==> flow/design.v <==
`timescale 1ns/10ps
module ELA(clk, rst, ready, in_data, data_rd, req, wen, addr, data_wr, done);
	input					clk;
	input					rst;
	input					ready;
	input			[7:0]	in_data;
	input			[7:0]	data_rd;
	output	reg				req;
	output	reg				wen;
	output	reg		[12:0]	addr;
	output	reg		[7:0]	data_wr;
	output	reg				done;
reg					[7:0]	S_buffer	[127:0];
reg					[7:0]	L_buffer	[2:0];
reg					[8:0]	result;
reg					[2:0]	control;
reg					[7:0]	timer_s;
wire				[8:0]	d11;
wire				[8:0]	d22;
wire				[8:0]	d33;
wire				[7:0]	d1;
wire				[7:0]	d2;
wire				[7:0]	d3;
assign 				d11 = (L_buffer[2] - S_buffer[0]);
assign				d22 = (L_buffer[1] - S_buffer[1]);
assign				d33 = (L_buffer[0] - S_buffer[2]);
assign 				d1 = d11[8] ? -d11[7:0] : d11[7:0];
assign				d2 = d22[8] ? -d22[7:0] : d22[7:0];
assign				d3 = d33[8] ? -d33[7:0] : d33[7:0];
reg					[1:0]	min;
reg         		[2:0]	state;
reg         		[2:0]	next_state;
parameter   		Rowf      	= 3'd0;
parameter   		comp      	= 3'd1;
parameter   		read       	= 3'd2;
parameter   		fish       	= 3'd3;
parameter   		stop        = 3'd4;
integer 			i;
always @(posedge clk or posedge rst)
begin
	if (rst)
	begin
		timer_s <= 8'd0;
	end
	else if ((control == 3'd0 && timer_s == 8'd130) || (control == 3'd1 && timer_s == 8'd131) ||(control == 3'd2 && timer_s == 8'd128) || control == 3'd4)
	begin
		timer_s <= 8'd0;
	end
	else
	begin
		timer_s <= timer_s + 8'd1;
	end
end
always @(posedge clk or posedge rst)
begin
	if (rst)
	begin
		req <= 1'd0;
	end
	else if (timer_s == 8'd0 && !(control == 3'd2) && !(control == 3'd4))
	begin
		req <= 1'd1;
	end
	else
	begin
		req <= 1'd0;
	end
end
always @(posedge clk)
begin
	if (rst)
	begin
	end
	else if ((control == 3'd0 && timer_s >= 8'd129) || (control == 3'd1 && timer_s == 8'd0) || (control == 3'd2 && timer_s == 8'd128))
	begin
	end
	else if (control == 3'd2)
	begin
		S_buffer[0] <= S_buffer[127];
		for(i=1; i<128; i=i+1)
		begin
			S_buffer[i] <= S_buffer[i-1];
		end
	end
	else if (timer_s <= 8'd128)
	begin
		S_buffer[0] <= in_data;
		for(i=1; i<128; i=i+1)
		begin
			S_buffer[i] <= S_buffer[i-1];
		end
	end
end
always @(posedge clk or posedge rst) 
begin
	if (rst) 
	begin
		L_buffer[0] <= 8'd0;
		L_buffer[2] <= 8'd0;
		L_buffer[1] <= 8'd0;
	end
	else if ((control == 3'd0 && timer_s >= 8'd129) || (control == 3'd1 && timer_s == 8'd0) || (control == 3'd2 && timer_s == 8'd128))
	begin
		L_buffer[0] <= L_buffer[0];
		L_buffer[2] <= L_buffer[2];
		L_buffer[1] <= L_buffer[1];
	end
	else if (control == 3'd2)
	begin
		L_buffer[0] <= L_buffer[2];
		L_buffer[2] <= L_buffer[1];
		L_buffer[1] <= L_buffer[0];
	end
	else if (timer_s <= 8'd128)
	begin
		L_buffer[0] <= S_buffer[127];
		L_buffer[2] <= L_buffer[1];
		L_buffer[1] <= L_buffer[0];
	end
end
always @(*)
begin
	if (timer_s == 8'd3)
	begin
		min = 2'd2;
	end
	else if ((d1 == d3) && (d2 == d3))
	begin
		min = 2'd0;
	end
	else if (d1 <= d3)
	begin
		if (d2 <= d1)
		begin
			min = 2'd2;
		end
		else 
		begin
			min = 2'd1;
		end
	end
	else 
	begin
		if (d2 <= d3)
		begin
			min = 2'd2;
		end
		else 
		begin
			min = 2'd3;
		end
	end
end
always @(posedge clk or posedge rst)
begin
	if (rst) 
	begin
		result <= 9'd0;
	end
	else if (control == 3'd1)
	begin
		if (timer_s == 8'd130)
		begin
			result <= ((S_buffer[0] + L_buffer[0]) >> 1);
		end
		else
		begin
			case(min)
			2'd0: result <= ((S_buffer[0] + (S_buffer[1] * 2) + S_buffer[2] + L_buffer[0] + (L_buffer[1] * 2) + L_buffer[2]) / 8);
			2'd1: result <= ((S_buffer[0] + L_buffer[2]) >> 1);
			2'd2: result <= ((S_buffer[1] + L_buffer[1]) >> 1);
			2'd3: result <= ((S_buffer[2] + L_buffer[0]) >> 1);
			endcase
		end
	end
end
always @(posedge clk or posedge rst)
 begin
	if (rst) 
	begin
		wen <= 1'd0;
	end
	else if (control == 3'd3 || control == 3'd4)
	begin
		wen <= 1'd0;
	end
	else
	begin
		wen <= 1'd1;
	end
end
always @(posedge clk or posedge rst) 
begin
	if (rst) 
	begin
		addr <= 13'd0;
	end
	else if((control == 3'd0 && timer_s <= 8'd2) || (control == 3'd1 && timer_s <= 8'd4) || control == 3'd4)
	begin
		addr <= addr;
	end
	else 
	begin
		addr <= addr + 13'd1;	
	end
end
always @(posedge clk or posedge rst) 
begin
	if (rst) 
	begin
		data_wr <= 8'd0;
	end
	else if (control == 3'd0)
	begin
		data_wr <= S_buffer[0];
	end
	else if (control == 3'd1)
	begin
		data_wr <= result;
	end
	else
	begin
		data_wr <= S_buffer[127];
	end
end
always @(posedge clk or posedge rst) 
begin
	if (rst) 
	begin
		done <= 1'd0;
	end
	else if (control == 3'd3) 
	begin
		done <= 1'd1;
	end
end
always @(posedge clk or posedge rst)
begin
    if (rst)	state <= stop;
    else 		state <= next_state;
end
always @(*) 
begin
    case(state)
    	stop:
    	begin
    		if(ready == 1'b0) next_state = stop;
    		else              next_state = Rowf;
    	end
    	Rowf :
    	begin
    		if(timer_s == 8'd130) next_state = comp;
    		else                 next_state = Rowf;
    	end
    	comp :
    	begin
    		if(timer_s == 8'd131) next_state = read;
    		else                 next_state = comp;
    	end
    	read :
    	begin
    		if(addr == 13'd8062)      next_state = fish;
    		else if(timer_s == 8'd128)next_state = comp;
    		else                     next_state = read;
    	end
    	fish : next_state = fish;
    	default : next_state = stop;
    endcase
end
always @(*) 
begin
    case(state)
    	Rowf : control = 3'd0;
    	comp : control = 3'd1;
    	read : control = 3'd2;
    	fish : control = 3'd3;
    	stop : control = 3'd4;
    	default : control = 3'd4;
    endcase
end
endmodule
==> flow/run.sh <==
#!/bin/bash
# the make line also repeats each setting of config.mk as NAME=value (left out here)
make -C /OpenROAD-flow-scripts/flow DESIGN_CONFIG=/design/flow/config.mk WORK_HOME=/design/flow/orfs CLKGATE_MAP_FILE= finish
==> flow/config.mk <==
export PLATFORM = sky130hd
export DESIGN_NAME = ELA
export DESIGN_NICKNAME = ELA
export VERILOG_FILES = /design/flow/design.v
export SDC_FILE = /design/flow/constraint.sdc
export NUM_CORES = 4
export LEC_CHECK = 0
export ABC_AREA = 0
export CAP_MARGIN = 10
export CELL_PAD_IN_SITES_DETAIL_PLACEMENT = 2
export CELL_PAD_IN_SITES_GLOBAL_PLACEMENT = 3
export CORE_MARGIN = 8
export CORE_UTILIZATION = 38
export CTS_CLUSTER_SIZE = 40
export GPL_ROUTABILITY_DRIVEN = 0
export HOLD_SLACK_MARGIN = 0.2
export MAX_ROUTING_LAYER = met4
export MIN_ROUTING_LAYER = met2
export SETUP_SLACK_MARGIN = 0.5
export SLEW_MARGIN = 20
export TNS_END_PERCENT = 5
==> flow/constraint.sdc <==
create_clock -name core_clock -period 10.0 [get_ports {clk}]
set_input_delay 2.0000 -clock core_clock [delete_from_list [all_inputs] [get_ports {clk}]]
set_output_delay 2.0000 -clock core_clock [all_outputs]
set_load 0.01 [all_outputs]
==> results of run 1 <==
[metal layers]
| layer | global-route usage [%] | routed length, µm | vias to the layer above |
|---|---|---|---|
| met4 | 3.65 | 3310 | 0 |
| li1 | - | - | 7498 |
| met3 | 29.1 | 33700 | 345 |
| met1 | - | 0 | 7672 |
| met5 | - | 0 | - |
| met2 | 27.8 | 47100 | 6618 |
[through the flow]
stage	instances	worst slack [ns]	cell area (µm²)
final	3503	3.44	44300
after global routing	3503	3.12	44300
after CTS	3493	3.79	44300
after detailed placement	3289	3.85	40700
after global placement	3289	3.90	40700
after floorplan	1896	-0.405	38600
[area by class of cell]
type                    count  share of cell area [%]
flip-flops and latches   1093                    73.3
multi-input cells         696                    12.8
clock buffers             141                    6.71
well taps                1368                    3.86
clock inverters            63                    1.35
repair buffers             51                    1.20
inverters                  81                   0.694
diodes                     10                  0.0565
==> summary.rpt, run 1 <==
==================================================================================================
Run status ..........................................................................  timing/DRC/antenna clean
Seq group ...........................................................................      5.15 mW
Routed wirelength normalized by instance count ......................................      24.0 µm
Crit Path Class ..................................................................... flip-flop to flip-flop
Sequence of cells on the critical path .............................................. inv_1 -> fa_1 -> nand2b_1 -> a21o_1 -> a2bb2oi_1 -> a41oi_1 -> xnor2_1 -> xnor2_1 -> ha_1 -> nand3_1 -> nor2_1 -> a22o_1 -> a31oi_1 -> nand2_1 -> or3_1 -> mux2_4 -> a221oi_1 -> o21ai_1
Fraction of synthesized cell area taken by the top area cell type ...................        79.7%
Overall global routing resource usage ...............................................        23.0%
Peak supply drop ....................................................................   0.000171 V
Relative slew slack .................................................................        20.9%
Post-layout util ....................................................................        43.8%
Worst Path Buf+Inv ..................................................................            1
Beginning of the worst hold path .................................................... S_buffer[57][2]$_DFFE_PP_
Unrepaired setup endpoints after global routing .....................................           no
Number of global-route vias before repair ...........................................        27401
Number of warning messages in the yosys log .........................................            3
Endpoints failing hold ..............................................................            0
Standard-cell rows ..................................................................          117
Largest fanout on the critical path .................................................           12
Synth top cell by count ............................................................. sky130_fd_sc_hd__edfxtp_1
Static leakage ......................................................................      13.5 nW
Period utilisation layout ...........................................................        65.6%
Count of flip-flops with a built-in enable after synthesis ..........................         1024
Cells after synthesis ...............................................................         1896
Via/cell ratio ......................................................................         6.32
Worst Hold Endpoint ................................................................. S_buffer[58][2]$_DFFE_PP_
Total I/O pin count .................................................................           43
Initial antenna violation count .....................................................            3
IO buf count ........................................................................           34
Achievable Freq .....................................................................    0.152 GHz
Area growth syn-to-layout ...........................................................        14.9%
Root cell of the clock tree ......................................................... sky130_fd_sc_hd__clkbuf_16
Maximum buffer depth of the clock tree ..............................................            3
Yosys stat area .....................................................................   0.0386 mm²
Internal Pwr Total ..................................................................      7.65 mW
Avg Inst Size Synth .................................................................     20.3 µm²
Hold-fix buffers, CTS ...............................................................            0
WL final ............................................................................      84.0 mm
Post-route minimum period ...........................................................      6.56 ns
Mapped Nets .........................................................................         2049
Termination of the worst setup path ................................................. result[3]$_DFFE_PP0P_
Adders+Majority by Area .............................................................        5.09%
First-pass iteration count of the detailed router ...................................            6
Horiz. Die Dim ......................................................................       335 µm
Cell count along the critical path ..................................................           18
Global-route wire length before repair ..............................................       125 mm
Startpoint type of the worst setup path .............................................    flip-flop
Slew @ Worst Pin ....................................................................      1.18 ns
TritonCTS sink count ................................................................         1093
Arrival time worst endpoint .........................................................      7.12 ns
Total of flip-flops plus latches after synthesis ....................................         1093
Dominant kind of combinational cell .................................................  adder cells
Endpoint of the worst-slack reg-to-reg timing path .................................. result[3]$_DFFE_PP0P_
Timing startpoint of the critical path .............................................. L_buffer[1][1]$_DFFE_PP0P_
Total global routing overflow .......................................................            0
Clock transition time at the flip-flop clock pins of the worst setup and hold paths .      0.07 ns
Endpoint class of the critical path .................................................    flip-flop
Sequential-to-total area share from yosys stat ......................................        84.2%
Primary FF master, synth ............................................................ sky130_fd_sc_hd__edfxtp_1
Aggregate negative setup slack ......................................................         0 ns
Estimated wirelength of the detail-placed design ....................................      50.8 mm
Aoi/oai-family share of the synthesized area ........................................        3.68%
Count of max-cap constraint violations ..............................................            0
Number of cells on the worst reg-to-reg path ........................................           18
Most repeated library cell on the critical path ..................................... sky130_fd_sc_hd__xnor2_1
Top cells by area ................................................................... sky130_fd_sc_hd__edfxtp_1 (80%), sky130_fd_sc_hd__dfrtp_1 (4.4%), sky130_fd_sc_hd__ha_1 (3.1%)
Clock group total power .............................................................      4.15 mW
Power consumption ...................................................................      9.89 mW
Max-slew violation count ............................................................            0
Largest stage delay on the critical path ............................................      0.78 ns
Worst hold slack ....................................................................     0.402 ns
Switching power .....................................................................      2.24 mW
Via count ...........................................................................        22133
Cell variety after synth ............................................................           83
Initial detailed-routing violation count ............................................         2753
CP delay by family, top ............................................................. AND-OR/OR-AND gates
Sequential power share ..............................................................        52.1%
Height of the die ...................................................................       335 µm
Highest-power group ................................................................. sequential cells
Initial core utilization ............................................................        38.1%
Post-CTS setup-driven buffer insertion count ........................................            0
Clock insertion delay at the later pin of the skew report ...........................      0.72 ns
Summed instance area of the synthesized netlist .....................................   0.0386 mm²
WP data required ....................................................................     10.56 ns
Slowest cell on the critical path ................................................... sky130_fd_sc_hd__a2bb2oi_1
Resized cells post-CTS ..............................................................            0
OpenROAD warnings ...................................................................           77
Floorplan die area ..................................................................    0.112 mm²
Yosys Instances .....................................................................         1896
Switching part of the total power ...................................................        22.6%
Core Box Area .......................................................................    0.101 mm²
Path category of the worst min-delay check .......................................... flip-flop to flip-flop
Simple-Gate Fraction of Synth Area ..................................................        3.13%
TritonCTS clock tree ................................................................        built
DRT antenna net count ...............................................................            0
Critical R2R Launch ................................................................. L_buffer[1][1]$_DFFE_PP0P_
Setup slack of the most critical reg-to-reg path ....................................      3.44 ns
Hold depth ..........................................................................            0
Combinational Area ..................................................................  0.00569 mm²
Setup clock skew after layout .......................................................    0.0400 ns
Leading area contributor after synthesis ............................................ sky130_fd_sc_hd__edfxtp_1
DRC .................................................................................            0
Part of the power in combinational logic ............................................         6.0%
Area of all sequential standard cells ...............................................   0.0325 mm²
H-tree level count ..................................................................            3
Xor/xnor cell area share of the yosys netlist .......................................        1.95%
Synth async-reset ratio .............................................................        6.31%
Layout fillers ......................................................................         9475
Pin count of the biggest net entering global routing ................................          189
Number of CTS-inserted buffers ......................................................          112
# nets final ........................................................................         2188
Comb pwr ............................................................................       589 µW
Final count of negative-setup-slack endpoints .......................................            0
Pwr/cell area .......................................................................   223 mW/mm²
Most frequent cells after synthesis ................................................. sky130_fd_sc_hd__edfxtp_1 (1024), sky130_fd_sc_hd__ha_1 (96), sky130_fd_sc_hd__inv_1 (79)
Fraction of power consumed by the clock network .....................................        41.9%
Post-synth mux share ................................................................       0.879%
==================================================================================================
==> run 2, diff against run 1 <==
CAP_MARGIN = 0   (was 10)
CELL_PAD_IN_SITES_DETAIL_PLACEMENT = 0   (was 2)
CELL_PAD_IN_SITES_GLOBAL_PLACEMENT = unset   (was 3)
CORE_MARGIN = 2   (was 8)
CORE_UTILIZATION = 72   (was 38)
CTS_CLUSTER_DIAMETER = 362   (was unset)
CTS_CLUSTER_SIZE = 77   (was 40)
GPL_ROUTABILITY_DRIVEN = 1   (was 0)
HOLD_SLACK_MARGIN = unset   (was 0.2)
MIN_ROUTING_LAYER = unset   (was met2)
PLACE_DENSITY = 0.36   (was unset)
SETUP_SLACK_MARGIN = 0.93   (was 0.5)
SLEW_MARGIN = 0   (was 20)
TNS_END_PERCENT = unset   (was 5)
clock period = 3.51 ns   (was 10.0 ns; I/O delays follow)
==> summary.rpt, run 2 <==
====================================================================================
Maximum buffer depth of the clock tree ................................            3
Height of the die .....................................................       235 µm
Estimated wirelength of the detail-placed design ......................      47.0 mm
Leading area contributor after synthesis .............................. sky130_fd_sc_hd__edfxtp_1
Count of flip-flops with a built-in enable after synthesis ............         1024
Most frequent cells after synthesis ................................... sky130_fd_sc_hd__edfxtp_1 (1024), sky130_fd_sc_hd__ha_1 (96), sky130_fd_sc_hd__inv_1 (79)
Overall global routing resource usage .................................        68.4%
Aoi/oai-family share of the synthesized area ..........................        3.68%
Cell variety after synth ..............................................           83
Avg Inst Size Synth ...................................................     20.3 µm²
Summed instance area of the synthesized netlist .......................   0.0386 mm²
Top cells by area ..................................................... sky130_fd_sc_hd__edfxtp_1 (80%), sky130_fd_sc_hd__dfrtp_1 (4.4%), sky130_fd_sc_hd__ha_1 (3.1%)
Error Message ......................................................... [ERROR GRT-0232] Routing congestion too high. Check the congestion heatmap in the GUI.
# placed instances ....................................................         2834
H-tree level count ....................................................            1
Horiz. Die Dim ........................................................       235 µm
Core Box Area .........................................................   0.0528 mm²
Primary FF master, synth .............................................. sky130_fd_sc_hd__edfxtp_1
Number of CTS-inserted buffers ........................................           18
Hold-fix buffers, CTS .................................................            0
Dominant kind of combinational cell ...................................  adder cells
Post-synth mux share ..................................................       0.879%
Cells after synthesis .................................................         1896
Run status ............................................................ aborted with a tool error
Step where the flow halted ............................................ global routing
Yosys stat area .......................................................   0.0386 mm²
Fraction of synthesized cell area taken by the top area cell type .....        79.7%
Yosys Instances .......................................................         1896
Synth top cell by count ............................................... sky130_fd_sc_hd__edfxtp_1
Sequential-to-total area share from yosys stat ........................        84.2%
Simple-Gate Fraction of Synth Area ....................................        3.13%
Initial core utilization ..............................................        73.1%
Weighted congestion at the end of routability-driven global placement .        0.972
Floorplan die area ....................................................   0.0554 mm²
Number of warning messages in the yosys log ...........................            3
Root cell of the clock tree ........................................... sky130_fd_sc_hd__clkbuf_16
Total I/O pin count ...................................................           43
Mapped Nets ...........................................................         2049
Total global routing overflow .........................................           71
Total of flip-flops plus latches after synthesis ......................         1093
Standard-cell rows ....................................................           84
Placed Instance Area ..................................................   0.0419 mm²
Synth async-reset ratio ...............................................        6.31%
Worst slack, placed ...................................................     -1.32 ns
Xor/xnor cell area share of the yosys netlist .........................        1.95%
IO buf count ..........................................................           34
Adders+Majority by Area ...............................................        5.09%
TritonCTS sink count ..................................................         1093
====================================================================================
## run 2: metal layers
metal  track usage [%]  GRT overflow
met1              71.4             3
met3              54.5             9
met4              54.1            31
met2              82.6            28
met5                 -             -
## run 2: timing repair
item                                     CTS
endpoints found under the setup margin  1041
pin swaps                                 22
cloned                                    44
resized                                  125
setup buffers                             80
==> run 3, diff against run 2 <==
ABC_AREA = unset   (was 0)
CAP_MARGIN = 20   (was 0)
CELL_PAD_IN_SITES_DETAIL_PLACEMENT = unset   (was 0)
CORE_UTILIZATION = 40   (was 72)
CTS_CLUSTER_DIAMETER = unset   (was 362)
CTS_CLUSTER_SIZE = unset   (was 77)
GPL_ROUTABILITY_DRIVEN = unset   (was 1)
MAX_ROUTING_LAYER = unset   (was met4)
MIN_ROUTING_LAYER = met2   (was unset)
PLACE_DENSITY = unset   (was 0.36)
SETUP_SLACK_MARGIN = -0.81   (was 0.93)
SLEW_MARGIN = 20   (was 0)
clock period = 10.0 ns   (was 3.51 ns; I/O delays follow)
==> summary.rpt, run 3 <==
==================================================================================================
Run status ..........................................................................  timing/DRC/antenna clean
Xor/xnor cell area share of the yosys netlist .......................................        1.95%
Startpoint type of the worst setup path .............................................    flip-flop
Global-route wire length before repair ..............................................      94.3 mm
Slew @ Worst Pin ....................................................................      1.05 ns
Synth top cell by count ............................................................. sky130_fd_sc_hd__edfxtp_1
Relative slew slack .................................................................        30.0%
TritonCTS sink count ................................................................         1093
Sequential-to-total area share from yosys stat ......................................        84.2%
TritonCTS clock tree ................................................................        built
Cells after synthesis ...............................................................         1896
Aoi/oai-family share of the synthesized area ........................................        3.68%
Weighted congestion at the end of routability-driven global placement ...............        0.852
Root cell of the clock tree ......................................................... sky130_fd_sc_hd__clkbuf_16
Setup slack of the most critical reg-to-reg path ....................................      3.63 ns
Highest-power group ................................................................. sequential cells
Slowest cell on the critical path ................................................... sky130_fd_sc_hd__or3_1
WL final ............................................................................      60.4 mm
Routed wirelength normalized by instance count ......................................      18.0 µm
Arrival time worst endpoint .........................................................      6.92 ns
Peak supply drop ....................................................................   0.000156 V
Timing startpoint of the critical path .............................................. S_buffer[0][0]$_DFFE_PP_
Summed instance area of the synthesized netlist .....................................   0.0386 mm²
Hold-fix buffers, CTS ...............................................................            0
Non-filler instance count after layout ..............................................         3366
IO buf count ........................................................................           34
Standard-cell rows ..................................................................          113
# nets final ........................................................................         2174
Static leakage ......................................................................      13.4 nW
Count of max-cap constraint violations ..............................................            0
Yosys Instances .....................................................................         1896
Termination of the worst setup path ................................................. result[5]$_DFFE_PP0P_
Diode insertion count for antenna repair ............................................            0
Leading area contributor after synthesis ............................................ sky130_fd_sc_hd__edfxtp_1
Worst Path Buf+Inv ..................................................................            0
Primary FF master, synth ............................................................ sky130_fd_sc_hd__edfxtp_1
Path category of the worst min-delay check .......................................... flip-flop to flip-flop
Worst Hold Endpoint ................................................................. S_buffer[118][2]$_DFFE_PP_
Number of CTS-inserted buffers ......................................................          101
Clock transition time at the flip-flop clock pins of the worst setup and hold paths .      0.07 ns
Hold depth ..........................................................................            0
Crit Path Class ..................................................................... flip-flop to flip-flop
Unrepaired setup endpoints after global routing .....................................           no
Total of flip-flops plus latches after synthesis ....................................         1093
Horiz. Die Dim ......................................................................       315 µm
Period utilisation layout ...........................................................        63.7%
Most frequent cells after synthesis ................................................. sky130_fd_sc_hd__edfxtp_1 (1024), sky130_fd_sc_hd__ha_1 (96), sky130_fd_sc_hd__inv_1 (79)
Layout fillers ......................................................................         8012
Sequence of cells on the critical path .............................................. ha_1 -> fa_1 -> nand2b_4 -> a211oi_1 -> o21ai_0 -> a31oi_1 -> nand2b_1 -> o21ai_0 -> xor2_1 -> xnor2_1 -> ha_1 -> nand3_1 -> nor2_1 -> a22o_1 -> a31oi_1 -> nand2_1 -> or3_1 -> mux2_4 -> a221oi_1 -> o21ai_1
Total I/O pin count .................................................................           43
Simple-Gate Fraction of Synth Area ..................................................        3.13%
WP data required ....................................................................     10.55 ns
Post-layout util ....................................................................        46.1%
DRC .................................................................................            0
Final count of negative-setup-slack endpoints .......................................            0
Number of cells on the worst reg-to-reg path ........................................           20
Cell count along the critical path ..................................................           20
Post-CTS setup-driven buffer insertion count ........................................            0
Adders+Majority by Area .............................................................        5.09%
Pwr/cell area .......................................................................   218 mW/mm²
Mapped Nets .........................................................................         2049
Switching power .....................................................................      2.05 mW
Core Box Area .......................................................................   0.0953 mm²
Yosys stat area .....................................................................   0.0386 mm²
Comb pwr ............................................................................       543 µW
Top cells by area ................................................................... sky130_fd_sc_hd__edfxtp_1 (80%), sky130_fd_sc_hd__dfrtp_1 (4.4%), sky130_fd_sc_hd__ha_1 (3.1%)
Via/cell ratio ......................................................................         6.27
First-pass iteration count of the detailed router ...................................            6
Internal Pwr Total ..................................................................      7.52 mW
Floorplan die area ..................................................................   0.0989 mm²
Resized cells post-CTS ..............................................................            0
Sequential power share ..............................................................        53.7%
Synth async-reset ratio .............................................................        6.31%
Endpoint of the worst-slack reg-to-reg timing path .................................. result[5]$_DFFE_PP0P_
Largest stage delay on the critical path ............................................      0.56 ns
Critical R2R Launch ................................................................. S_buffer[0][0]$_DFFE_PP_
Fraction of synthesized cell area taken by the top area cell type ...................        79.7%
Setup clock skew after layout .......................................................    0.0380 ns
Number of global-route vias before repair ...........................................        25076
Fraction of power consumed by the clock network .....................................        40.7%
Initial core utilization ............................................................        40.5%
Estimated wirelength of the detail-placed design ....................................      34.7 mm
Clock insertion delay at the later pin of the skew report ...........................      0.67 ns
Dominant kind of combinational cell .................................................  adder cells
Area growth syn-to-layout ...........................................................        13.9%
Maximum buffer depth of the clock tree ..............................................            3
Via count ...........................................................................        21106
Largest fanout on the critical path .................................................            7
H-tree level count ..................................................................            3
Achievable Freq .....................................................................    0.157 GHz
Pin count of the biggest net entering global routing ................................          208
Total global routing overflow .......................................................            0
Clock group total power .............................................................      3.89 mW
OpenROAD warnings ...................................................................           72
CP delay by family, top ............................................................. AND-OR/OR-AND gates
Height of the die ...................................................................       315 µm
Switching part of the total power ...................................................        21.4%
Number of warning messages in the yosys log .........................................            3
Avg Inst Size Synth .................................................................     20.3 µm²
Post-synth mux share ................................................................       0.879%
Cell variety after synth ............................................................           83
Endpoint class of the critical path .................................................    flip-flop
Overall global routing resource usage ...............................................        18.1%
# placed instances ..................................................................         3183
Endpoints failing hold ..............................................................            0
Part of the power in combinational logic ............................................         5.7%
Beginning of the worst hold path .................................................... S_buffer[117][2]$_DFFE_PP_
Max-slew violation count ............................................................            0
Count of flip-flops with a built-in enable after synthesis ..........................         1024
Post-route minimum period ...........................................................      6.37 ns
Initial detailed-routing violation count ............................................         2697
Seq group ...........................................................................      5.14 mW
DRT antenna net count ...............................................................            0
Power consumption ...................................................................      9.57 mW
Initial antenna violation count .....................................................            1
==================================================================================================
[run 3: metal layers]
layer	up-vias	wire length [µm]	track usage (%)
li1	7450	-	-
met1	7643	0	-
met2	5709	31200	19.9
met3	296	26300	26.3
met4	8	2690	3.86
met5	-	235	2.37
[run 3: per-stage QoR]
step	hold WS, ns	setup TNS, ns	area, µm²	setup WS [ns]
3_3_place_gp	0.402	0	40500	3.82
5_1_grt	0.402	0	44000	3.18
2_1_floorplan	0.400	-414.92	38600	-0.405
3_5_place_dp	0.405	0	40500	3.90
6_report	0.391	0	44000	3.63
4_1_cts	0.391	0	43900	3.84
[run 3: layout make-up]
class	count	area [µm²]	area share, %
Clock buffer	117	2610	5.94
Multi-Input combinational cell	696	5700	13.0
Timing Repair Buffer	48	487	1.11
Sequential cell	1093	32500	73.9
Tap cell	1265	1580	3.60
Clock inverter	66	792	1.80
Inverter	81	308	0.700
==> run 4, diff against run 3 <==
CORE_UTILIZATION = 65   (was 40)
MIN_ROUTING_LAYER = unset   (was met2)
SETUP_SLACK_MARGIN = 1.69   (was -0.81)
clock period = 7.04 ns   (was 10.0 ns; I/O delays follow)
==> summary.rpt, run 4 <==
==================================================================================================
Run status ..........................................................................  timing/DRC/antenna clean
Endpoint of the worst-slack reg-to-reg timing path .................................. result[5]$_DFFE_PP0P_
Worst Path Buf+Inv ..................................................................            2
Peak supply drop ....................................................................   0.000251 V
Total I/O pin count .................................................................           43
Beginning of the worst hold path .................................................... S_buffer[125][6]$_DFFE_PP_
First-pass iteration count of the detailed router ...................................            5
Largest stage delay on the critical path ............................................      0.47 ns
Number of warning messages in the yosys log .........................................            3
Internal Pwr Total ..................................................................      10.7 mW
Setup slack of the most critical reg-to-reg path ....................................      1.90 ns
Period utilisation layout ...........................................................        73.0%
Pin count of the biggest net entering global routing ................................          126
Maximum buffer depth of the clock tree ..............................................            3
Switching power .....................................................................      2.86 mW
Post-synth mux share ................................................................       0.879%
Core Box Area .......................................................................   0.0588 mm²
# nets final ........................................................................         2193
Final count of negative-setup-slack endpoints .......................................            0
Estimated wirelength of the detail-placed design ....................................      31.5 mm
OpenROAD warnings ...................................................................           80
Non-filler instance count after layout ..............................................         2895
Diode insertion count for antenna repair ............................................            0
DRC .................................................................................            0
Termination of the worst setup path ................................................. result[5]$_DFFE_PP0P_
Layout fillers ......................................................................         3267
Crit Path Class ..................................................................... flip-flop to flip-flop
Path category of the worst min-delay check .......................................... flip-flop to flip-flop
Most frequent cells after synthesis ................................................. sky130_fd_sc_hd__edfxtp_1 (1024), sky130_fd_sc_hd__ha_1 (96), sky130_fd_sc_hd__inv_1 (79)
CP delay by family, top ............................................................. AND-OR/OR-AND gates
Area growth syn-to-layout ...........................................................        13.1%
Initial antenna violation count .....................................................            1
Synth async-reset ratio .............................................................        6.31%
Cell variety after synth ............................................................           83
Fraction of power consumed by the clock network .....................................        40.1%
Power consumption ...................................................................      13.5 mW
Dominant kind of combinational cell .................................................  adder cells
Sequence of cells on the critical path .............................................. ha_2 -> fa_1 -> nand2b_4 -> a211oi_4 -> o21ai_2 -> a21oi_2 -> a31oi_4 -> nand2b_1 -> o21ai_2 -> xor2_2 -> xnor2_2 -> inv_1 -> ha_1 -> nand4_1 -> a21oi_1 -> o21ai_1 -> a21oi_2 -> o32a_2 -> mux2_4 -> buf_4 -> a221oi_2 -> o21ai_1
Startpoint type of the worst setup path .............................................    flip-flop
Yosys Instances .....................................................................         1896
# placed instances ..................................................................         2690
Cells after synthesis ...............................................................         1896
DRT antenna net count ...............................................................            0
Via/cell ratio ......................................................................         5.61
Critical R2R Launch ................................................................. S_buffer[0][0]$_DFFE_PP_
Initial core utilization ............................................................        65.6%
Global-route wire length before repair ..............................................      91.7 mm
Simple-Gate Fraction of Synth Area ..................................................        3.13%
Sequential-to-total area share from yosys stat ......................................        84.2%
Worst Hold Endpoint ................................................................. S_buffer[126][6]$_DFFE_PP_
Switching part of the total power ...................................................        21.2%
Clock insertion delay at the later pin of the skew report ...........................      0.65 ns
Number of cells on the worst reg-to-reg path ........................................           22
Floorplan die area ..................................................................   0.0613 mm²
Cell count along the critical path ..................................................           22
Mapped Nets .........................................................................         2049
Hold depth ..........................................................................            0
TritonCTS sink count ................................................................         1093
Achievable Freq .....................................................................    0.195 GHz
Total global routing overflow .......................................................            0
Arrival time worst endpoint .........................................................      5.64 ns
Standard-cell rows ..................................................................           89
IO buf count ........................................................................           34
TritonCTS clock tree ................................................................        built
Slowest cell on the critical path ................................................... sky130_fd_sc_hd__o32a_2
Via count ...........................................................................        16246
Static leakage ......................................................................      13.5 nW
WP data required ....................................................................      7.54 ns
Top cells by area ................................................................... sky130_fd_sc_hd__edfxtp_1 (80%), sky130_fd_sc_hd__dfrtp_1 (4.4%), sky130_fd_sc_hd__ha_1 (3.1%)
WL final ............................................................................      59.9 mm
Count of max-cap constraint violations ..............................................            0
Horiz. Die Dim ......................................................................       248 µm
Slew @ Worst Pin ....................................................................      1.04 ns
Synth top cell by count ............................................................. sky130_fd_sc_hd__edfxtp_1
Post-route minimum period ...........................................................      5.14 ns
Fraction of synthesized cell area taken by the top area cell type ...................        79.7%
Primary FF master, synth ............................................................ sky130_fd_sc_hd__edfxtp_1
Leading area contributor after synthesis ............................................ sky130_fd_sc_hd__edfxtp_1
Number of global-route vias before repair ...........................................        16227
Avg Inst Size Synth .................................................................     20.3 µm²
Xor/xnor cell area share of the yosys netlist .......................................        1.95%
Weighted congestion at the end of routability-driven global placement ...............        0.890
Timing startpoint of the critical path .............................................. S_buffer[0][0]$_DFFE_PP_
Endpoint class of the critical path .................................................    flip-flop
Sequential power share ..............................................................        53.9%
H-tree level count ..................................................................            3
Number of CTS-inserted buffers ......................................................          100
Count of flip-flops with a built-in enable after synthesis ..........................         1024
Initial detailed-routing violation count ............................................         1194
Setup clock skew after layout .......................................................    0.0330 ns
Adders+Majority by Area .............................................................        5.09%
Aoi/oai-family share of the synthesized area ........................................        3.68%
Pwr/cell area .......................................................................   310 mW/mm²
Relative slew slack .................................................................        30.9%
Unrepaired setup endpoints after global routing .....................................          yes
Summed instance area of the synthesized netlist .....................................   0.0386 mm²
Total of flip-flops plus latches after synthesis ....................................         1093
Root cell of the clock tree ......................................................... sky130_fd_sc_hd__clkbuf_16
Endpoints failing hold ..............................................................            0
Largest fanout on the critical path .................................................            7
Height of the die ...................................................................       248 µm
Part of the power in combinational logic ............................................         6.0%
Max-slew violation count ............................................................            0
Comb pwr ............................................................................       806 µW
Overall global routing resource usage ...............................................        19.9%
Seq group ...........................................................................      7.29 mW
Clock group total power .............................................................      5.43 mW
Clock transition time at the flip-flop clock pins of the worst setup and hold paths .      0.06 ns
Highest-power group ................................................................. sequential cells
Routed wirelength normalized by instance count ......................................      20.7 µm
Yosys stat area .....................................................................   0.0386 mm²
==================================================================================================
run 4: cell type report:
cell class	count	area (µm²)	share of cell area (%)
Timing Repair Buffer	68	696	1.59
Clock buffer	126	2650	6.08
Clock inverter	58	644	1.48
Sequential cell	1093	32500	74.4
Inverter	81	308	0.705
Multi-Input combinational cell	696	5890	13.5
Tap cell	773	967	2.22
run 4: timing repair:
action	4_1_cts	5_1_grt
pin swaps	1	11
setup endpoints to repair	8	8
setup buffers	2	19
resized	9	27
hold buffers	0	0
endpoints found under the hold margin	0	0
run 4: per-layer routing:
metal | global-route usage [%] | routed length, µm | up-vias
met2 | 29.1 | 27400 | 301
met5 | 0 | 0 | -
met4 | 6.38 | 1150 | 0
met1 | 31.3 | 29100 | 8315
met3 | 3.44 | 2310 | 85
li1 | - | - | 7545
run 4: through the flow:
| step | hold slack [ns] | area, µm² | setup TNS (ns) | utilization [%] | worst slack [ns] |
|---|---|---|---|---|---|
| 3_3_place_gp | 0.401 | 40000 | 0 | 68.0 | 1.28 |
| 2_1_floorplan | 0.400 | 38600 | -2839.75 | - | -2.77 |
| 3_5_place_dp | 0.405 | 40000 | 0 | 68.0 | 1.27 |
| 6_report | 0.404 | 43600 | 0 | 74.2 | 1.90 |
| 5_1_grt | 0.409 | 43600 | 0 | 74.2 | 1.65 |
| 4_1_cts | 0.401 | 43300 | 0 | 73.7 | 1.72 |
==> run 5, diff against run 4 <==
CORE_UTILIZATION = 10   (was 65)
SETUP_SLACK_MARGIN = unset   (was 1.69)
clock period = 12.3 ns   (was 7.04 ns; I/O delays follow)
==> summary.rpt, run 5 <==
==================================================================================================
Run status ..........................................................................  timing/DRC/antenna clean
Total of flip-flops plus latches after synthesis ....................................         1093
Primary FF master, synth ............................................................ sky130_fd_sc_hd__edfxtp_1
Achievable Freq .....................................................................    0.171 GHz
Post-CTS setup-driven buffer insertion count ........................................            0
CP delay by family, top ............................................................. AND-OR/OR-AND gates
Slowest cell on the critical path ................................................... sky130_fd_sc_hd__a2bb2oi_1
Power consumption ...................................................................      7.56 mW
Leading area contributor after synthesis ............................................ sky130_fd_sc_hd__edfxtp_1
Part of the power in combinational logic ............................................         5.5%
Most frequent cells after synthesis ................................................. sky130_fd_sc_hd__edfxtp_1 (1024), sky130_fd_sc_hd__ha_1 (96), sky130_fd_sc_hd__inv_1 (79)
Aggregate negative setup slack ......................................................         0 ns
Root cell of the clock tree ......................................................... sky130_fd_sc_hd__clkbuf_16
Summed instance area of the synthesized netlist .....................................   0.0386 mm²
Count of max-cap constraint violations ..............................................            0
TritonCTS sink count ................................................................         1093
Hold-fix buffers, CTS ...............................................................            0
Area growth syn-to-layout ...........................................................        25.5%
Post-synth mux share ................................................................       0.879%
Worst Hold Endpoint ................................................................. S_buffer[116][3]$_DFFE_PP_
DRT antenna net count ...............................................................            0
Initial detailed-routing violation count ............................................         1559
Unrepaired setup endpoints after global routing .....................................           no
Beginning of the worst hold path .................................................... S_buffer[115][3]$_DFFE_PP_
Endpoint of the worst-slack reg-to-reg timing path .................................. result[7]$_DFFE_PP0P_
Top cells by area ................................................................... sky130_fd_sc_hd__edfxtp_1 (80%), sky130_fd_sc_hd__dfrtp_1 (4.4%), sky130_fd_sc_hd__ha_1 (3.1%)
Cell variety after synth ............................................................           83
Max-slew violation count ............................................................            0
IO buf count ........................................................................           34
Timing startpoint of the critical path .............................................. S_buffer[1][0]$_DFFE_PP_
Floorplan die area ..................................................................    0.391 mm²
Slew @ Worst Pin ....................................................................      1.15 ns
Critical R2R Launch ................................................................. S_buffer[1][0]$_DFFE_PP_
Sequential-to-total area share from yosys stat ......................................        84.2%
Xor/xnor cell area share of the yosys netlist .......................................        1.95%
Endpoints failing hold ..............................................................            0
Static leakage ......................................................................      13.3 nW
Resized cells post-CTS ..............................................................            0
Internal Pwr Total ..................................................................      5.95 mW
Synth top cell by count ............................................................. sky130_fd_sc_hd__edfxtp_1
Worst hold slack ....................................................................     0.394 ns
Highest-power group ................................................................. sequential cells
Core Box Area .......................................................................    0.385 mm²
Yosys Instances .....................................................................         1896
Horiz. Die Dim ......................................................................       625 µm
Diode insertion count for antenna repair ............................................            0
Count of flip-flops with a built-in enable after synthesis ..........................         1024
Adders+Majority by Area .............................................................        5.09%
Overall global routing resource usage ...............................................        3.00%
Estimated wirelength of the detail-placed design ....................................      35.4 mm
Switching power .....................................................................      1.62 mW
Setup clock skew after layout .......................................................    0.0280 ns
Sequence of cells on the critical path .............................................. ha_1 -> fa_1 -> nand2b_1 -> a21o_1 -> a2bb2oi_1 -> a41oi_1 -> xnor2_1 -> xnor2_1 -> ha_1 -> nand3_1 -> nor2_1 -> a22o_1 -> a31oi_1 -> nand2_1 -> or3_1 -> mux2_4 -> a2111oi_4 -> o41ai_2
Fraction of power consumed by the clock network .....................................        39.4%
Relative slew slack .................................................................        22.3%
Largest fanout on the critical path .................................................           12
Total I/O pin count .................................................................           43
Post-route standard cell area excluding fillers .....................................   0.0484 mm²
Startpoint type of the worst setup path .............................................    flip-flop
Arrival time worst endpoint .........................................................      6.38 ns
Hold depth ..........................................................................            0
Pwr/cell area .......................................................................   156 mW/mm²
Global-route wire length before repair ..............................................      93.8 mm
DRC .................................................................................            0
Dominant kind of combinational cell .................................................  adder cells
Clock group total power .............................................................      2.98 mW
TritonCTS clock tree ................................................................        built
Placed Instance Area ................................................................   0.0453 mm²
Setup slack of the most critical reg-to-reg path ....................................      6.46 ns
Weighted congestion at the end of routability-driven global placement ...............        0.821
Initial core utilization ............................................................        10.0%
Number of warning messages in the yosys log .........................................            3
Mapped Nets .........................................................................         2049
Routed wirelength normalized by instance count ......................................      8.37 µm
Clock insertion delay at the later pin of the skew report ...........................      0.67 ns
Crit Path Class ..................................................................... flip-flop to flip-flop
Final count of negative-setup-slack endpoints .......................................            0
Path category of the worst min-delay check .......................................... flip-flop to flip-flop
Sequential power share ..............................................................        55.2%
Height of the die ...................................................................       625 µm
Total global routing overflow .......................................................            0
Switching part of the total power ...................................................        21.4%
Peak supply drop ....................................................................   0.000101 V
Cells after synthesis ...............................................................         1896
WL final ............................................................................      59.9 mm
Number of global-route vias before repair ...........................................        15712
Seq group ...........................................................................      4.17 mW
Termination of the worst setup path ................................................. result[7]$_DFFE_PP0P_
Fraction of synthesized cell area taken by the top area cell type ...................        79.7%
Synth async-reset ratio .............................................................        6.31%
Maximum buffer depth of the clock tree ..............................................            3
Period utilisation layout ...........................................................        47.5%
Pin count of the biggest net entering global routing ................................          210
Endpoint class of the critical path .................................................    flip-flop
Worst Path Buf+Inv ..................................................................            0
Number of cells on the worst reg-to-reg path ........................................           18
Number of CTS-inserted buffers ......................................................           97
Post-layout util ....................................................................        12.6%
First-pass iteration count of the detailed router ...................................            5
Via count ...........................................................................        16149
Yosys stat area .....................................................................   0.0386 mm²
WP data required ....................................................................     12.84 ns
Post-route minimum period ...........................................................      5.84 ns
Simple-Gate Fraction of Synth Area ..................................................        3.13%
OpenROAD warnings ...................................................................           74
Standard-cell rows ..................................................................          228
Clock transition time at the flip-flop clock pins of the worst setup and hold paths .      0.07 ns
Initial antenna violation count .....................................................           11
Cell count along the critical path ..................................................           18
Comb pwr ............................................................................       412 µW
Via/cell ratio ......................................................................         2.26
Avg Inst Size Synth .................................................................     20.3 µm²
# nets final ........................................................................         2166
Largest stage delay on the critical path ............................................      0.77 ns
Aoi/oai-family share of the synthesized area ........................................        3.68%
H-tree level count ..................................................................            3
==================================================================================================
run 5: per-stage QoR:
stage	std cells	setup WS [ns]
after floorplan	1896	1.43
after global placement	6974	6.52
after detailed placement	6974	6.43
after CTS	7156	6.54
after global routing	7156	6.21
final	7156	6.46
run 5: final cells by class:
type / instances / area (µm²)
tap: 5060 / 6330
timing repair buffer: 44 / 465
fill: 42492 / 336000
inverter: 81 / 308
clock buffer: 119 / 2580
multi-input combinational: 696 / 5690
sequential: 1093 / 32500
clock inverter: 63 / 567
run 5: metal layers:
layer / global-route usage [%] / routed length, µm / share of wire (%)
met2: 4.05 / 24900 / 42
met3: 0.980 / 3500 / 5.8
met5: 0 / 31 / 0.052
met4: 1.08 / 1770 / 2.9
met1: 4.37 / 29700 / 50
==> run 6, diff against run 5 <==
CAP_MARGIN = 15   (was 20)
CELL_PAD_IN_SITES_DETAIL_PLACEMENT = 2   (was unset)
CORE_ASPECT_RATIO = 1.78   (was unset)
CORE_UTILIZATION = 40   (was 10)
CTS_CLUSTER_SIZE = 85   (was unset)
GPL_TIMING_DRIVEN = 0   (was unset)
HOLD_SLACK_MARGIN = 0.15   (was unset)
MAX_ROUTING_LAYER = met4   (was unset)
MIN_ROUTING_LAYER = met1   (was unset)
SLEW_MARGIN = 5   (was 20)
TNS_END_PERCENT = 90   (was unset)
clock period = 10.8 ns   (was 12.3 ns; I/O delays follow)
==> summary.rpt, run 6 <==
==================================================================================================
Run status ..........................................................................  timing/DRC/antenna clean
Floorplan die area ..................................................................   0.0990 mm²
Yosys stat area .....................................................................   0.0386 mm²
Count of flip-flops with a built-in enable after synthesis ..........................         1024
DRC .................................................................................            0
Setup slack of the most critical reg-to-reg path ....................................      3.91 ns
Period utilisation layout ...........................................................        63.8%
Internal Pwr Total ..................................................................      6.91 mW
IO buf count ........................................................................           34
Switching power .....................................................................      2.05 mW
Yosys Instances .....................................................................         1896
Via/cell ratio ......................................................................         5.12
Global-route wire length before repair ..............................................       138 mm
Clock insertion delay at the later pin of the skew report ...........................      0.69 ns
Post-CTS setup-driven buffer insertion count ........................................            0
Arrival time worst endpoint .........................................................      7.45 ns
# placed instances ..................................................................         3179
Comb pwr ............................................................................       565 µW
Worst Setup Slack, final ............................................................      3.91 ns
TritonCTS clock tree ................................................................        built
Path category of the worst min-delay check .......................................... flip-flop to flip-flop
CP delay by family, top ............................................................. AND-OR/OR-AND gates
Setup clock skew after layout .......................................................    0.0308 ns
Hold-fix buffers, CTS ...............................................................            0
Switching part of the total power ...................................................        22.8%
Maximum buffer depth of the clock tree ..............................................            3
Relative slew slack .................................................................        14.6%
Post-layout util ....................................................................        46.0%
DRT antenna net count ...............................................................            0
Pin count of the biggest net entering global routing ................................           80
Count of max-cap constraint violations ..............................................            0
First-pass iteration count of the detailed router ...................................            5
Largest fanout on the critical path .................................................            7
WP data required ....................................................................     11.36 ns
Fraction of power consumed by the clock network .....................................        40.5%
Total I/O pin count .................................................................           43
Hold depth ..........................................................................            0
Max-slew violation count ............................................................            0
Synth top cell by count ............................................................. sky130_fd_sc_hd__edfxtp_1
Diode insertion count for antenna repair ............................................            0
Worst Hold Endpoint ................................................................. S_buffer[92][7]$_DFFE_PP_
Slew @ Worst Pin ....................................................................      1.27 ns
OpenROAD warnings ...................................................................           69
Root cell of the clock tree ......................................................... sky130_fd_sc_hd__clkbuf_16
Cell variety after synth ............................................................           83
Adders+Majority by Area .............................................................        5.09%
Slowest cell on the critical path ................................................... sky130_fd_sc_hd__edfxtp_1
Initial detailed-routing violation count ............................................         1409
Seq group ...........................................................................      4.77 mW
Initial antenna violation count .....................................................            0
Beginning of the worst hold path .................................................... S_buffer[91][7]$_DFFE_PP_
Routed wirelength normalized by instance count ......................................      27.2 µm
Total global routing overflow .......................................................            0
Cell count along the critical path ..................................................           21
Area growth syn-to-layout ...........................................................        14.6%
Horiz. Die Dim ......................................................................       237 µm
Avg Inst Size Synth .................................................................     20.3 µm²
Via count ...........................................................................        17219
Pwr/cell area .......................................................................   203 mW/mm²
Number of CTS-inserted buffers ......................................................          100
Dominant kind of combinational cell .................................................  adder cells
Total of flip-flops plus latches after synthesis ....................................         1093
Number of cells on the worst reg-to-reg path ........................................           21
Highest-power group ................................................................. sequential cells
# nets final ........................................................................         2202
Critical R2R Launch ................................................................. S_buffer[0][0]$_DFFE_PP_
Initial core utilization ............................................................        40.2%
Post-route standard cell area excluding fillers .....................................   0.0442 mm²
Height of the die ...................................................................       418 µm
Sequence of cells on the critical path .............................................. ha_1 -> fa_1 -> nand2b_4 -> a211oi_1 -> o21ai_0 -> a31oi_1 -> nand2b_1 -> o21ai_0 -> xor2_1 -> xnor2_1 -> ha_1 -> nand3_1 -> nor2_1 -> a22o_1 -> a31oi_1 -> nand2_1 -> or3_1 -> buf_6 -> mux2_4 -> a221oi_1 -> o21ai_1
H-tree level count ..................................................................            3
Aoi/oai-family share of the synthesized area ........................................        3.68%
Post-synth mux share ................................................................       0.879%
Timing startpoint of the critical path .............................................. S_buffer[0][0]$_DFFE_PP_
Peak supply drop ....................................................................   0.000156 V
Endpoint of the worst-slack reg-to-reg timing path .................................. result[4]$_DFFE_PP0P_
Cells after synthesis ...............................................................         1896
Unrepaired setup endpoints after global routing .....................................           no
Clock group total power .............................................................      3.63 mW
Termination of the worst setup path ................................................. result[4]$_DFFE_PP0P_
Endpoints failing hold ..............................................................            0
Sequential-to-total area share from yosys stat ......................................        84.2%
Worst Path Buf+Inv ..................................................................            1
Startpoint type of the worst setup path .............................................    flip-flop
Crit Path Class ..................................................................... flip-flop to flip-flop
Leading area contributor after synthesis ............................................ sky130_fd_sc_hd__edfxtp_1
Primary FF master, synth ............................................................ sky130_fd_sc_hd__edfxtp_1
Fraction of synthesized cell area taken by the top area cell type ...................        79.7%
Xor/xnor cell area share of the yosys netlist .......................................        1.95%
Number of warning messages in the yosys log .........................................            3
Resized cells post-CTS ..............................................................            0
Worst slack, placed .................................................................      3.97 ns
Summed instance area of the synthesized netlist .....................................   0.0386 mm²
Post-route minimum period ...........................................................      6.89 ns
Sequential power share ..............................................................        53.2%
Largest stage delay on the critical path ............................................      0.59 ns
Placed Instance Area ................................................................   0.0409 mm²
Standard-cell rows ..................................................................          152
Final count of negative-setup-slack endpoints .......................................            0
Most frequent cells after synthesis ................................................. sky130_fd_sc_hd__edfxtp_1 (1024), sky130_fd_sc_hd__ha_1 (96), sky130_fd_sc_hd__inv_1 (79)
Endpoint class of the critical path .................................................    flip-flop
Static leakage ......................................................................      13.5 nW
Estimated wirelength of the detail-placed design ....................................      58.0 mm
Core Box Area .......................................................................   0.0960 mm²
Top cells by area ................................................................... sky130_fd_sc_hd__edfxtp_1 (80%), sky130_fd_sc_hd__dfrtp_1 (4.4%), sky130_fd_sc_hd__ha_1 (3.1%)
Part of the power in combinational logic ............................................         6.3%
Clock transition time at the flip-flop clock pins of the worst setup and hold paths .      0.07 ns
Synth async-reset ratio .............................................................        6.31%
Achievable Freq .....................................................................    0.145 GHz
Simple-Gate Fraction of Synth Area ..................................................        3.13%
Aggregate negative setup slack ......................................................         0 ns
Weighted congestion at the end of routability-driven global placement ...............        0.880
WL final ............................................................................      91.4 mm
TritonCTS sink count ................................................................         1093
Number of global-route vias before repair ...........................................        19695
Non-filler instance count after layout ..............................................         3362
Mapped Nets .........................................................................         2049
Overall global routing resource usage ...............................................        19.8%
==================================================================================================
-- run 6: layer usage --
metal / up-vias / global-route usage (%) / routed length, µm
li1: 7546 / - / -
met1: 9096 / 22.9 / 35600
met2: 372 / 34.5 / 49100
met3: 205 / 2.29 / 2610
met4: 0 / 9.34 / 4100
met5: - / - / 0
-- run 6: final cells by class --
type                    instances  area (µm²)
multi-input cells             696        5680
inverters                      81         308
well taps                    1232        1540
clock buffers                 118        2660
fillers                      8676       51800
repair buffers                 51         786
flip-flops and latches       1093       32500
clock inverters                65         632
plain buffers                  26         118
-- run 6: metrics by stage --
stage,total power [mW],hold slack [ns]
2_1_floorplan,5.22,0.400
3_3_place_gp,5.39,0.407
3_5_place_dp,5.41,0.405
4_1_cts,9.08,0.402
5_1_grt,9.23,0.405
6_report,8.96,0.402
==> run 7, diff against run 6 <==
CAP_MARGIN = 35   (was 15)
CORE_ASPECT_RATIO = unset   (was 1.78)
CORE_UTILIZATION = 47   (was 40)
CTS_CLUSTER_SIZE = 20   (was 85)
GPL_ROUTABILITY_DRIVEN = 0   (was unset)
GPL_TIMING_DRIVEN = unset   (was 0)
HOLD_SLACK_MARGIN = 0.2   (was 0.15)
MAX_ROUTING_LAYER = unset   (was met4)
SETUP_SLACK_MARGIN = 0.5   (was unset)
SLEW_MARGIN = 20   (was 5)
TNS_END_PERCENT = unset   (was 90)
clock period = 10.0 ns   (was 10.8 ns; I/O delays follow)
==> summary.rpt, run 7 <==
================================================================================
Adders+Majority by Area ...........................................        5.09%
Initial core utilization ..........................................        47.2%
Total of flip-flops plus latches after synthesis ..................         1093
Fraction of synthesized cell area taken by the top area cell type .        79.7%
Count of flip-flops with a built-in enable after synthesis ........         1024
Dominant kind of combinational cell ...............................  adder cells
Xor/xnor cell area share of the yosys netlist .....................        1.95%
Step where the flow halted ........................................ detailed placement
Horiz. Die Dim ....................................................       290 µm
Post-synth mux share ..............................................       0.879%
Aoi/oai-family share of the synthesized area ......................        3.68%
Height of the die .................................................       290 µm
Most frequent cells after synthesis ............................... sky130_fd_sc_hd__edfxtp_1 (1024), sky130_fd_sc_hd__ha_1 (96), sky130_fd_sc_hd__inv_1 (79)
Synth async-reset ratio ...........................................        6.31%
Number of warning messages in the yosys log .......................            3
Mapped Nets .......................................................         2049
Run status ........................................................ aborted with a tool error
IO buf count ......................................................           34
Sequential-to-total area share from yosys stat ....................        84.2%
Leading area contributor after synthesis .......................... sky130_fd_sc_hd__edfxtp_1
Top cells by area ................................................. sky130_fd_sc_hd__edfxtp_1 (80%), sky130_fd_sc_hd__dfrtp_1 (4.4%), sky130_fd_sc_hd__ha_1 (3.1%)
Primary FF master, synth .......................................... sky130_fd_sc_hd__edfxtp_1
Yosys stat area ...................................................   0.0386 mm²
Error Message ..................................................... [ERROR DPL-0033] detailed placement checks failed during check placement.
Total I/O pin count ...............................................           43
Standard-cell rows ................................................          105
Yosys Instances ...................................................         1896
Synth top cell by count ........................................... sky130_fd_sc_hd__edfxtp_1
Floorplan die area ................................................   0.0844 mm²
Avg Inst Size Synth ...............................................     20.3 µm²
Simple-Gate Fraction of Synth Area ................................        3.13%
Cell variety after synth ..........................................           83
Summed instance area of the synthesized netlist ...................   0.0386 mm²
Cells after synthesis .............................................         1896
Core Box Area .....................................................   0.0817 mm²
================================================================================
[run 7: stage by stage]
step | TNS, ns | worst slack (ns)
2_1_floorplan | -414.92 | -0.405
3_3_place_gp | 0 | 4.30
==> run 8, diff against run 7 <==
CAP_MARGIN = 20   (was 35)
CELL_PAD_IN_SITES_DETAIL_PLACEMENT = 1   (was 2)
CORE_ASPECT_RATIO = 1.78   (was unset)
CORE_MARGIN = 7   (was 2)
CORE_UTILIZATION = 17   (was 47)
CTS_CLUSTER_SIZE = 85   (was 20)
GPL_TIMING_DRIVEN = 0   (was unset)
HOLD_SLACK_MARGIN = 0.15   (was 0.2)
MAX_ROUTING_LAYER = met4   (was unset)
PLACE_DENSITY_LB_ADDON = 0.03   (was unset)
SETUP_SLACK_MARGIN = unset   (was 0.5)
SLEW_MARGIN = 5   (was 20)
TNS_END_PERCENT = 90   (was unset)
clock period = 10.8 ns   (was 10.0 ns; I/O delays follow)
==> summary.rpt, run 8 <==
==================================================================================================
Startpoint type of the worst setup path .............................................    flip-flop
Combinational Area ..................................................................  0.00568 mm²
Post-route standard cell area excluding fillers .....................................   0.0468 mm²
Arrival time worst endpoint .........................................................      7.04 ns
Via count ...........................................................................        16589
Setup clock skew after layout .......................................................    0.0261 ns
Simple-Gate Fraction of Synth Area ..................................................        3.13%
Clock transition time at the flip-flop clock pins of the worst setup and hold paths .      0.06 ns
DRT antenna net count ...............................................................            0
Maximum buffer depth of the clock tree ..............................................            3
Slowest cell on the critical path ................................................... sky130_fd_sc_hd__clkbuf_1
Sequential power share ..............................................................        51.1%
Primary FF master, synth ............................................................ sky130_fd_sc_hd__edfxtp_1
TritonCTS sink count ................................................................         1093
Endpoint of the worst-slack reg-to-reg timing path .................................. result[3]$_DFFE_PP0P_
Pwr/cell area .......................................................................   198 mW/mm²
Highest-power group ................................................................. sequential cells
IO buf count ........................................................................           34
Yosys Instances .....................................................................         1896
Floorplan die area ..................................................................    0.241 mm²
Switching part of the total power ...................................................        22.5%
Overall global routing resource usage ...............................................        6.60%
Initial antenna violation count .....................................................            1
Total of flip-flops plus latches after synthesis ....................................         1093
Dominant kind of combinational cell .................................................  adder cells
Slew @ Worst Pin ....................................................................      1.06 ns
Peak supply drop ....................................................................   0.000128 V
Seq group ...........................................................................      4.75 mW
Relative slew slack .................................................................        29.2%
Post-route minimum period ...........................................................      6.47 ns
Cells after synthesis ...............................................................         1896
Most frequent cells after synthesis ................................................. sky130_fd_sc_hd__edfxtp_1 (1024), sky130_fd_sc_hd__ha_1 (96), sky130_fd_sc_hd__inv_1 (79)
Sequential-to-total area share from yosys stat ......................................        84.2%
Switching power .....................................................................      2.09 mW
Setup slack of the most critical reg-to-reg path ....................................      4.33 ns
Count of max-cap constraint violations ..............................................            0
Layout fillers ......................................................................        23945
Post-layout util ....................................................................        20.7%
Leading area contributor after synthesis ............................................ sky130_fd_sc_hd__edfxtp_1
Count of flip-flops with a built-in enable after synthesis ..........................         1024
Cell count along the critical path ..................................................           20
Endpoints failing hold ..............................................................            0
Placed Instance Area ................................................................   0.0431 mm²
Root cell of the clock tree ......................................................... sky130_fd_sc_hd__clkbuf_16
Xor/xnor cell area share of the yosys netlist .......................................        1.95%
Run status ..........................................................................  timing/DRC/antenna clean
Avg Inst Size Synth .................................................................     20.3 µm²
Top cells by area ................................................................... sky130_fd_sc_hd__edfxtp_1 (80%), sky130_fd_sc_hd__dfrtp_1 (4.4%), sky130_fd_sc_hd__ha_1 (3.1%)
Unrepaired setup endpoints after global routing .....................................           no
Largest stage delay on the critical path ............................................      0.51 ns
Area growth syn-to-layout ...........................................................        21.4%
Endpoint class of the critical path .................................................    flip-flop
Initial core utilization ............................................................        17.1%
Pin count of the biggest net entering global routing ................................           74
Clock insertion delay at the later pin of the skew report ...........................      0.73 ns
Number of cells on the worst reg-to-reg path ........................................           20
Largest fanout on the critical path .................................................           10
Hold depth ..........................................................................            0
Beginning of the worst hold path .................................................... S_buffer[81][4]$_DFFE_PP_
Height of the die ...................................................................       650 µm
Total I/O pin count .................................................................           43
Total global routing overflow .......................................................            0
Yosys stat area .....................................................................   0.0386 mm²
Critical R2R Launch ................................................................. S_buffer[1][0]$_DFFE_PP_
Post-synth mux share ................................................................       0.879%
Post-CTS setup-driven buffer insertion count ........................................            0
Period utilisation layout ...........................................................        59.9%
Fraction of power consumed by the clock network .....................................        43.1%
# nets final ........................................................................         2216
Standard-cell rows ..................................................................          233
Area of all sequential standard cells ...............................................   0.0325 mm²
Horiz. Die Dim ......................................................................       371 µm
Crit Path Class ..................................................................... flip-flop to flip-flop
TritonCTS clock tree ................................................................        built
Worst Path Buf+Inv ..................................................................            2
Achievable Freq .....................................................................    0.155 GHz
Via/cell ratio ......................................................................         3.26
Fraction of synthesized cell area taken by the top area cell type ...................        79.7%
Adders+Majority by Area .............................................................        5.09%
Summed instance area of the synthesized netlist .....................................   0.0386 mm²
CP delay by family, top ............................................................. AND-OR/OR-AND gates
Timing startpoint of the critical path .............................................. S_buffer[1][0]$_DFFE_PP_
Hold-fix buffers, CTS ...............................................................            0
Routed wirelength normalized by instance count ......................................      15.3 µm
H-tree level count ..................................................................            3
Synth async-reset ratio .............................................................        6.31%
Path category of the worst min-delay check .......................................... flip-flop to flip-flop
Clock group total power .............................................................      4.00 mW
Mapped Nets .........................................................................         2049
Initial detailed-routing violation count ............................................          703
Resized cells post-CTS ..............................................................            0
First-pass iteration count of the detailed router ...................................            4
Termination of the worst setup path ................................................. result[3]$_DFFE_PP0P_
Synth top cell by count ............................................................. sky130_fd_sc_hd__edfxtp_1
Estimated wirelength of the detail-placed design ....................................      48.5 mm
DRC .................................................................................            0
Part of the power in combinational logic ............................................         5.8%
WL final ............................................................................      77.7 mm
WP data required ....................................................................     11.37 ns
Number of CTS-inserted buffers ......................................................          112
Global-route wire length before repair ..............................................       120 mm
Number of global-route vias before repair ...........................................        18360
Final count of negative-setup-slack endpoints .......................................            0
Aoi/oai-family share of the synthesized area ........................................        3.68%
Cell variety after synth ............................................................           83
Worst Hold Endpoint ................................................................. S_buffer[82][4]$_DFFE_PP_
Sequence of cells on the critical path .............................................. ha_1 -> fa_1 -> nand2b_1 -> a21o_1 -> a2bb2oi_1 -> clkbuf_1 -> a41oi_1 -> xnor2_1 -> xnor2_1 -> ha_1 -> nand3_1 -> nor2_1 -> a22o_1 -> a31oi_1 -> nand2_1 -> or3_1 -> buf_6 -> mux2_4 -> a221oi_1 -> o21ai_1
OpenROAD warnings ...................................................................           65
Number of warning messages in the yosys log .........................................            3
Static leakage ......................................................................      13.8 nW
Max-slew violation count ............................................................            0
Core Box Area .......................................................................    0.226 mm²
Internal Pwr Total ..................................................................      7.20 mW
Comb pwr ............................................................................       539 µW
==================================================================================================
## run 8: final cells by class
class	instances	share of cell area, %
timing repair buffer	53	1.78
clock buffer	131	6.25
multi-input combinational	696	12.1
tap	2937	7.85
antenna	1	0.00534
inverter	81	0.657
buffer	26	0.251
clock inverter	72	1.72
sequential	1093	69.4
## run 8: routing by layer
layer | track usage, % | vias up | part of all wire, %
met2 | 11.2 | 204 | 51
met1 | 7.46 | 8634 | 41
met5 | - | - | 0
li1 | - | 7586 | -
met3 | 1.43 | 165 | 3.6
met4 | 2.94 | 0 | 4.1
## run 8: metrics by stage
step | setup TNS (ns) | hold WS [ns] | std cells | power [mW] | setup slack [ns]
after floorplan | 0 | 0.400 | 1896 | 5.22 | 0.235
after global placement | -3453.12 | 0.403 | 4867 | 5.45 | -3.59
after detailed placement | 0 | 0.405 | 4886 | 5.40 | 4.02
after CTS | 0 | 0.405 | 5089 | 9.57 | 3.99
after global routing | 0 | 0.413 | 5090 | 9.72 | 3.86
final | 0 | 0.408 | 5090 | 9.29 | 4.33
==> run 9, diff against run 8 <==
CELL_PAD_IN_SITES_DETAIL_PLACEMENT = unset   (was 1)
CORE_ASPECT_RATIO = unset   (was 1.78)
CORE_MARGIN = 2   (was 7)
CORE_UTILIZATION = 69   (was 17)
CTS_CLUSTER_SIZE = unset   (was 85)
GPL_ROUTABILITY_DRIVEN = unset   (was 0)
GPL_TIMING_DRIVEN = unset   (was 0)
HOLD_SLACK_MARGIN = unset   (was 0.15)
MAX_ROUTING_LAYER = unset   (was met4)
MIN_ROUTING_LAYER = unset   (was met1)
PLACE_DENSITY_LB_ADDON = unset   (was 0.03)
SETUP_SLACK_MARGIN = 0.44   (was unset)
SLEW_MARGIN = 20   (was 5)
TNS_END_PERCENT = unset   (was 90)
clock period = 3.67 ns   (was 10.8 ns; I/O delays follow)
==> summary.rpt, run 9 <==
====================================================================================
Yosys Instances .......................................................         1896
TritonCTS clock tree ..................................................        built
Largest fanout on the critical path ...................................            5
Leading area contributor after synthesis .............................. sky130_fd_sc_hd__edfxtp_1
Cell count along the critical path ....................................           24
Switching power .......................................................      6.78 mW
Maximum buffer depth of the clock tree ................................            3
Total global routing overflow .........................................            0
DRC ...................................................................            0
Timing startpoint of the critical path ................................ S_buffer[2][1]$_DFFE_PP_
Count of max-cap constraint violations ................................            0
Startpoint type of the worst setup path ...............................    flip-flop
Combinational Area ....................................................  0.00643 mm²
Aoi/oai-family share of the synthesized area ..........................        3.68%
Yosys stat area .......................................................   0.0386 mm²
Post-route minimum period .............................................      5.16 ns
Beginning of the worst hold path ...................................... S_buffer[83][3]$_DFFE_PP_
Top cells by area ..................................................... sky130_fd_sc_hd__edfxtp_1 (80%), sky130_fd_sc_hd__dfrtp_1 (4.4%), sky130_fd_sc_hd__ha_1 (3.1%)
Sequential-to-total area share from yosys stat ........................        84.2%
Synth top cell by count ............................................... sky130_fd_sc_hd__edfxtp_1
Total I/O pin count ...................................................           43
Final count of negative-setup-slack endpoints .........................            8
Pin count of the biggest net entering global routing ..................          133
Endpoint class of the critical path ...................................    flip-flop
Cells after synthesis .................................................         1896
SO Viols .............................................................. negative setup slack
Avg Inst Size Synth ...................................................     20.3 µm²
Max-slew violation count ..............................................            0
Slowest cell on the critical path ..................................... sky130_fd_sc_hd__edfxtp_1
Setup clock skew after layout .........................................    0.0616 ns
Endpoints failing hold ................................................            0
Via count .............................................................        19616
Sequential power share ................................................        51.0%
Period utilisation layout .............................................         141%
Critical R2R Launch ................................................... S_buffer[2][1]$_DFFE_PP_
Non-filler instance count after layout ................................         3102
Initial detailed-routing violation count ..............................         2867
First-pass iteration count of the detailed router .....................            9
Overall global routing resource usage .................................        31.3%
Synth async-reset ratio ...............................................        6.31%
Hold-fix buffers, CTS .................................................            0
Switching part of the total power .....................................        24.7%
Achievable Freq .......................................................    0.194 GHz
Weighted congestion at the end of routability-driven global placement .        0.960
OpenROAD warnings .....................................................           76
Slew @ Worst Pin ......................................................     0.965 ns
CP delay by family, top ............................................... simple AND/OR/NAND/NOR gates
Xor/xnor cell area share of the yosys netlist .........................        1.95%
Arrival time worst endpoint ...........................................      5.75 ns
Horiz. Die Dim ........................................................       240 µm
Relative slew slack ...................................................        35.7%
Pwr/cell area .........................................................   597 mW/mm²
Worst Setup Slack, final ..............................................     -1.49 ns
Initial core utilization ..............................................        69.9%
Clock group total power ...............................................      11.0 mW
Mapped Nets ...........................................................         2049
Summed instance area of the synthesized netlist .......................   0.0386 mm²
Floorplan die area ....................................................   0.0578 mm²
TritonCTS sink count ..................................................         1093
Fraction of synthesized cell area taken by the top area cell type .....        79.7%
Layout fillers ........................................................         2323
Run status ............................................................ complete, but fails checks
Worst Path Buf+Inv ....................................................            5
WP data required ......................................................      4.26 ns
Worst slack, placed ...................................................    -0.955 ns
Area of all sequential standard cells .................................   0.0325 mm²
Crit Path Class ....................................................... flip-flop to flip-flop
Core Box Area .........................................................   0.0552 mm²
Number of warning messages in the yosys log ...........................            3
Number of CTS-inserted buffers ........................................           99
Internal Pwr Total ....................................................      20.7 mW
====================================================================================
[run 9: per-layer routing]
layer	track usage [%]	part of all wire (%)	up-vias	wire, µm
met5	0	0.088	-	84
met4	15.2	6.7	14	6410
met3	7.05	11	456	10100
met2	48.8	46	1375	44300
met1	42.6	36	9793	34500
li1	-	-	7978	-
[run 9: cell type report]
class                           count  area share, %
Antenna cell                        1        0.00544
Tap cell                          748           2.04
Multi-Input combinational cell    696           14.0
Inverter                           81          0.669
Timing Repair Buffer              297           5.54
Sequential cell                  1093           70.6
Clock inverter                     70           1.52
Clock buffer                      116           5.60
[run 9: per-stage QoR]
stage / hold slack (ns) / TNS [ns] / cell area, µm² / power [mW]
after floorplan: 0.400 / -5800.13 / 38700 / 15.4
after global placement: 0.401 / -6.18 / 41700 / 16.0
after detailed placement: 0.405 / -6.66 / 41700 / 16.0
after CTS: 0.400 / -6.54 / 45400 / 26.8
after global routing: 0.411 / -10.26 / 46000 / 28.0
final: 0.388 / -11.12 / 46000 / 27.4
[run 9: repair_timing]
item                       in CTS  in global routing
pin swaps                      32                 48
gates resized                  69                 67
cloned                          0                  1
buffers inserted               13                 25
setup endpoints to repair       8                232
Power and IR drop assume default switching activity.
